==> inputs of run H <==
## ieee754multiplier
module ieee754multiplier (
    input logic clk, rst_n,
    input logic [31:0] a_i,
    input logic [31:0] b_i,
    input logic start_i,
    output logic done_o,
    output logic nan_o,
    output logic inifinit_o,
    output logic overflow_o,
    output logic underflow_o,
    output logic [31:0] product_o
);
typedef enum logic[1:0] {
    INITIAL_STATE = 2'b00,
    MULTIPLY_STEP = 2'b01,
    RESULT_VERIFICATION_STEP = 2'b10,
    DONE = 2'b11
} MULTIPLIER_FSM_STATE;
MULTIPLIER_FSM_STATE current_state;
logic [31:0] a_r, b_r;  
logic signal_a, signal_b;
logic [7:0] exponent_a, exponent_b;
logic [23:0] mantissa_a, mantissa_b;  
logic [47:0] mantissa_temp;
logic [9:0] exponent_temp;
logic [31:0] product_r;      
logic [1:0]  exponent_hi_r;  
always_comb begin : MULTIPLIER_COMB_BLOCK
    signal_a = a_r[31];  
    signal_b = b_r[31];  
    exponent_a = a_r[30:23];  
    exponent_b = b_r[30:23];  
    mantissa_a[23] = 1;
    mantissa_a[22:0] = a_r[22:0];   
    mantissa_b[23] = 1;
    mantissa_b[22:0] = b_r[22:0];   
    if (mantissa_a[22-:23] == 0 || mantissa_b[22-:23] == 0) begin  
        mantissa_temp = 0;  
        exponent_temp = 0;  
    end else begin
        mantissa_temp = mantissa_a * mantissa_b;  
        exponent_temp = exponent_a + exponent_b - 127;  
        if (mantissa_temp[47] == 1) begin  
            mantissa_temp = mantissa_temp >> 1;  
            exponent_temp = exponent_temp + 1;  
        end
    end
end
always_ff @(posedge clk, negedge rst_n) begin : MULTIPLIER_FF_BLOCK
    if(!rst_n) begin
        current_state <= INITIAL_STATE;
        a_r <= 32'b0;
        b_r <= 32'b0;
        product_r <= 32'b0;
        exponent_hi_r <= 2'b0;
        done_o <= 1'b0;
        nan_o <= 1'b0;
        inifinit_o <= 1'b0;
        overflow_o <= 1'b0;
        underflow_o <= 1'b0;
        product_o <= 32'b0;
  ...
Settings: LEC_CHECK=0, ABC_AREA=1, CAP_MARGIN=40, CELL_PAD_IN_SITES_DETAIL_PLACEMENT=2, CORE_ASPECT_RATIO=0.93, CORE_MARGIN=6, CORE_UTILIZATION=32, CTS_CLUSTER_DIAMETER=308, CTS_CLUSTER_SIZE=69, GPL_ROUTABILITY_DRIVEN=0, GPL_TIMING_DRIVEN=1, MAX_ROUTING_LAYER=met4, PLACE_DENSITY=0.48, SETUP_SLACK_MARGIN=1.16, SLEW_MARGIN=10, TNS_END_PERCENT=55; clock period 8.62 ns.
run.sh (not shown) runs the stock make flow with config.mk's settings and CLKGATE_MAP_FILE=.
==> inputs of run R, as changes to run H <==
Settings changed: CAP_MARGIN 40 to 20, CELL_PAD_IN_SITES_DETAIL_PLACEMENT 2 to unset, CORE_ASPECT_RATIO 0.93 to unset, CORE_MARGIN 6 to 2, CORE_UTILIZATION 32 to 25, CTS_CLUSTER_DIAMETER 308 to unset, CTS_CLUSTER_SIZE 69 to unset, MAX_ROUTING_LAYER met4 to unset, PLACE_DENSITY 0.48 to unset, SETUP_SLACK_MARGIN 1.16 to -0.9, SLEW_MARGIN 10 to 20, TNS_END_PERCENT 55 to 35.
==> flow/constraint.sdc (replaced) <==
create_clock -name core_clock -period 9.0 [get_ports {clk}]
set_input_delay 1.8000 -clock core_clock [delete_from_list [all_inputs] [get_ports {clk}]]
set_output_delay 1.8000 -clock core_clock [all_outputs]
set_load 0.01 [all_outputs]
==> inputs of run C, as changes to run H <==
Settings changed: ABC_AREA 1 to unset, CELL_PAD_IN_SITES_DETAIL_PLACEMENT 2 to 0, CORE_MARGIN 6 to 2, CORE_UTILIZATION 32 to 69, CTS_CLUSTER_SIZE 69 to 14, GPL_ROUTABILITY_DRIVEN 0 to unset, MAX_ROUTING_LAYER met4 to met5, PLACE_DENSITY 0.48 to unset, PLACE_DENSITY_LB_ADDON set to 0.11, SLEW_MARGIN 10 to 25, TNS_END_PERCENT 55 to unset.
==> flow/constraint.sdc (replaced) <==
create_clock -name core_clock -period 7.61 [get_ports {clk}]
set_input_delay 1.5220 -clock core_clock [delete_from_list [all_inputs] [get_ports {clk}]]
set_output_delay 1.5220 -clock core_clock [all_outputs]
set_load 0.01 [all_outputs]
==> deck_impl_summary.md <==
Synthesis and Place & Route Summary

Outcome
  – Result of the run: no timing/DRC/antenna violations

Finish
  – Sequential share of cell area: 12.1%

Setup path
  – Required time at the endpoint of the critical path: 7910 ps
  – R2r worst-path depth: 26

Flow run
  – Number of OpenROAD warnings: 30

Yosys
  – Post-synthesis average cell area: 9.20 sq um

Floorplan
  – Core utilization before placement: 70.4%
The numbers above come from run C.

==> deck_impl_summary.md <==
Synthesis and Place & Route Summary

Outcome
  – Result of the run: no timing/DRC/antenna violations

Yosys
  – Post-synthesis average cell area: 7.44 sq um

Setup path
  – Required time at the endpoint of the critical path: 9310 ps
  – Critical path destination: product_r[6]
  – R2r worst-path depth: 27

Flow run
  – Number of OpenROAD warnings: 27

Finish
  – Sequential share of cell area: 11.8%
The numbers above come from run R.

==> deck_impl_summary.md <==
Synthesis and Place & Route Summary

Flow run
  – Number of OpenROAD warnings: 28

Finish
  – Sequential share of cell area: 11.8%

Outcome
  – Result of the run: no timing/DRC/antenna violations

Setup path
  – Required time at the endpoint of the critical path: 9000 ps
  – R2r worst-path depth: 24

Yosys
  – Post-synthesis average cell area: 7.44 sq um
The numbers above come from run H.


* * *

==> zinc <==
==> flow/design.v <==
module ieee754multiplier (
    input logic clk, rst_n,
    input logic [31:0] a_i,
    input logic [31:0] b_i,
    input logic start_i,
    output logic done_o,
    output logic nan_o,
    output logic inifinit_o,
    output logic overflow_o,
    output logic underflow_o,
    output logic [31:0] product_o
);
typedef enum logic[1:0] {
    INITIAL_STATE = 2'b00,
    MULTIPLY_STEP = 2'b01,
    RESULT_VERIFICATION_STEP = 2'b10,
    DONE = 2'b11
} MULTIPLIER_FSM_STATE;
MULTIPLIER_FSM_STATE current_state;
logic [31:0] a_r, b_r;  
logic signal_a, signal_b;
logic [7:0] exponent_a, exponent_b;
logic [23:0] mantissa_a, mantissa_b;  
logic [47:0] mantissa_temp;
logic [9:0] exponent_temp;
logic [31:0] product_r;      
logic [1:0]  exponent_hi_r;  
always_comb begin : MULTIPLIER_COMB_BLOCK
    signal_a = a_r[31];  
    signal_b = b_r[31];  
    exponent_a = a_r[30:23];  
    exponent_b = b_r[30:23];  
    mantissa_a[23] = 1;
    mantissa_a[22:0] = a_r[22:0];   
    mantissa_b[23] = 1;
    mantissa_b[22:0] = b_r[22:0];   
    if (mantissa_a[22-:23] == 0 || mantissa_b[22-:23] == 0) begin  
        mantissa_temp = 0;  
        exponent_temp = 0;  
    end else begin
        mantissa_temp = mantissa_a * mantissa_b;  
        exponent_temp = exponent_a + exponent_b - 127;  
        if (mantissa_temp[47] == 1) begin  
            mantissa_temp = mantissa_temp >> 1;  
            exponent_temp = exponent_temp + 1;  
        end
    end
end
always_ff @(posedge clk, negedge rst_n) begin : MULTIPLIER_FF_BLOCK
    if(!rst_n) begin
        current_state <= INITIAL_STATE;
        a_r <= 32'b0;
        b_r <= 32'b0;
        product_r <= 32'b0;
        exponent_hi_r <= 2'b0;
        done_o <= 1'b0;
        nan_o <= 1'b0;
        inifinit_o <= 1'b0;
        overflow_o <= 1'b0;
        underflow_o <= 1'b0;
        product_o <= 32'b0;
    end else begin
        case (current_state)
            INITIAL_STATE, DONE: begin
                done_o <= 1'b0;
                if (start_i) begin
                    a_r <= a_i;
                    b_r <= b_i;
                    current_state <= MULTIPLY_STEP;
                end else begin
                    current_state <= INITIAL_STATE;
                end
            end
            MULTIPLY_STEP: begin
                product_r[31] <= signal_a ^ signal_b;  
                product_r[30:23] <= exponent_temp[7:0];  
                product_r[22:0] <= mantissa_temp[45:23];  
                exponent_hi_r <= exponent_temp[9:8];
                current_state <= RESULT_VERIFICATION_STEP;
            end
            RESULT_VERIFICATION_STEP: begin
                nan_o <= 1'b0;
                inifinit_o <= 1'b0;
                overflow_o <= 1'b0;
                underflow_o <= 1'b0;
                product_o <= product_r;
                if (product_r[30:23] == 8'hFF && product_r[22:0] != 23'b00) begin
                    nan_o <= 1'b1;
                    product_o <= 32'b00;
                end else if (product_r[30:23] == 8'b11111111 && product_r[22:0] == 23'b0) begin
                    inifinit_o <= 1'b1;
                end else if (exponent_hi_r[0] == 1'b1 || exponent_hi_r[1] == 1'b1) begin
                    overflow_o <= 1'b1;
                    product_o <= 32'h7FFFFFFF;
                end else if (product_r[30:23] == 8'b00000000) begin
                    underflow_o <= 1'b1;
                    product_o <= 32'b00;
                end
                done_o <= 1'b1;
                current_state <= DONE;
            end
        endcase
    end
end
endmodule
==> flow/run.sh <==
#!/bin/bash
# the make line also repeats each setting of config.mk as NAME=value (left out here)
make -C /OpenROAD-flow-scripts/flow DESIGN_CONFIG=/design/flow/config.mk WORK_HOME=/design/flow/orfs CLKGATE_MAP_FILE= finish
==> flow/config.mk <==
export PLATFORM = sky130hd
export DESIGN_NAME = ieee754multiplier
export DESIGN_NICKNAME = ieee754multiplier
export VERILOG_FILES = /design/flow/design.v
export SDC_FILE = /design/flow/constraint.sdc
export NUM_CORES = 4
export LEC_CHECK = 0
export CAP_MARGIN = 40
export CORE_MARGIN = 2
export CORE_UTILIZATION = 72
export CTS_CLUSTER_DIAMETER = 80
export CTS_CLUSTER_SIZE = 21
export HOLD_SLACK_MARGIN = -0.1
export SLEW_MARGIN = 20
export TNS_END_PERCENT = 10
==> flow/constraint.sdc <==
create_clock -name core_clock -period 6.62 [get_ports {clk}]
set_input_delay 1.3240 -clock core_clock [delete_from_list [all_inputs] [get_ports {clk}]]
set_output_delay 1.3240 -clock core_clock [all_outputs]
set_load 0.01 [all_outputs]
==> ember (differences from zinc) <==
- CAP_MARGIN: 40 -> 0
- CTS_CLUSTER_DIAMETER: 80 -> not set
- CTS_CLUSTER_SIZE: 21 -> not set
- HOLD_SLACK_MARGIN: -0.1 -> not set
- TNS_END_PERCENT: 10 -> not set
==> flow/constraint.sdc (replaced) <==
create_clock -name core_clock -period 6.22 [get_ports {clk}]
set_input_delay 1.2440 -clock core_clock [delete_from_list [all_inputs] [get_ports {clk}]]
set_output_delay 1.2440 -clock core_clock [all_outputs]
set_load 0.01 [all_outputs]
==> yarrow (differences from zinc) <==
- ABC_AREA: not set -> 1
- CAP_MARGIN: 40 -> 20
- CTS_CLUSTER_DIAMETER: 80 -> 370
- CTS_CLUSTER_SIZE: 21 -> 95
- HOLD_SLACK_MARGIN: -0.1 -> not set
- PLACE_DENSITY: not set -> 0.38
- TNS_END_PERCENT: 10 -> not set
==> flow/constraint.sdc (replaced) <==
create_clock -name core_clock -period 3.48 [get_ports {clk}]
set_input_delay 0.6960 -clock core_clock [delete_from_list [all_inputs] [get_ports {clk}]]
set_output_delay 0.6960 -clock core_clock [all_outputs]
set_load 0.01 [all_outputs]
==> delta (differences from zinc) <==
- ABC_AREA: not set -> 1
- CAP_MARGIN: 40 -> 5
- CORE_UTILIZATION: 72 -> 69
- CTS_CLUSTER_DIAMETER: 80 -> not set
- CTS_CLUSTER_SIZE: 21 -> 10
- HOLD_SLACK_MARGIN: -0.1 -> not set
- PLACE_DENSITY: not set -> 0.38
- SETUP_SLACK_MARGIN: not set -> 1.89
==> flow/constraint.sdc (replaced) <==
create_clock -name core_clock -period 6.32 [get_ports {clk}]
set_input_delay 1.2640 -clock core_clock [delete_from_list [all_inputs] [get_ports {clk}]]
set_output_delay 1.2640 -clock core_clock [all_outputs]
set_load 0.01 [all_outputs]
==> out/results.txt <==
Most numerous cell in the Yosys netlist -> nand2_1
Gr ovfl total -> 358
Run Error -> [ERROR GRT-0232] Routing congestion too high. Check the congestion heatmap in the GUI.
Run status -> stopped before the end
Chip area -> 0.0384 mm^2
Core Area -> 0.0364 mm^2
Stop stage -> global routing (5_1_grt)
Area reported by Yosys stat -> 0.0265 mm^2
And+or+nand+nor area frac -> 21.2%
Ao+oa area frac -> 3.39%
the above is filed under yarrow

==> out/results.txt <==
Area reported by Yosys stat -> 0.0248 mm^2
Setup violations, final -> 33
Top cells by count, synth -> inv_1 (661), fa_1 (482), nand2_1 (313), and2_1 (237), ha_1 (185)
Chip area -> 0.0359 mm^2
Cycle use final -> 107%
Metal3 WL -> 8610 um
Blocking Checks -> setup timing
And+or+nand+nor area frac -> 15.2%
Core Area -> 0.0337 mm^2
Setup ws final -> -490 ps
Ao+oa area frac -> 5.26%
Most numerous cell in the Yosys netlist -> inv_1
Run status -> failed layout checks
Worst stage delay on the critical path -> 580 ps
the above is filed under zinc

==> out/results.txt <==
Blocking Checks -> setup timing
Count of library flops with an enable pin -> 0
GPL Wtd Cong -> 0.992
Setup ws final -> -205 ps
Core Area -> 0.0378 mm^2
GR Util met3 -> 16.3%
Area reported by Yosys stat -> 0.0265 mm^2
Ao+oa area frac -> 3.39%
Setup violations, final -> 33
Run status -> failed layout checks
WP buf/inv -> 10
Gr ovfl total -> 0
the above is filed under delta

==> out/results.txt <==
Ao+oa area frac -> 5.26%
Setup ws final -> -914 ps
Core Area -> 0.0337 mm^2
Most numerous cell in the Yosys netlist -> inv_1
Setup violations, final -> 33
Chip area -> 0.0359 mm^2
Initial antenna violation count -> 2
Blocking Checks -> setup timing
Gr ovfl total -> 0
Final Util -> 91.3%
Run status -> failed layout checks
And+or+nand+nor area frac -> 15.2%
Area reported by Yosys stat -> 0.0248 mm^2
the above is filed under ember

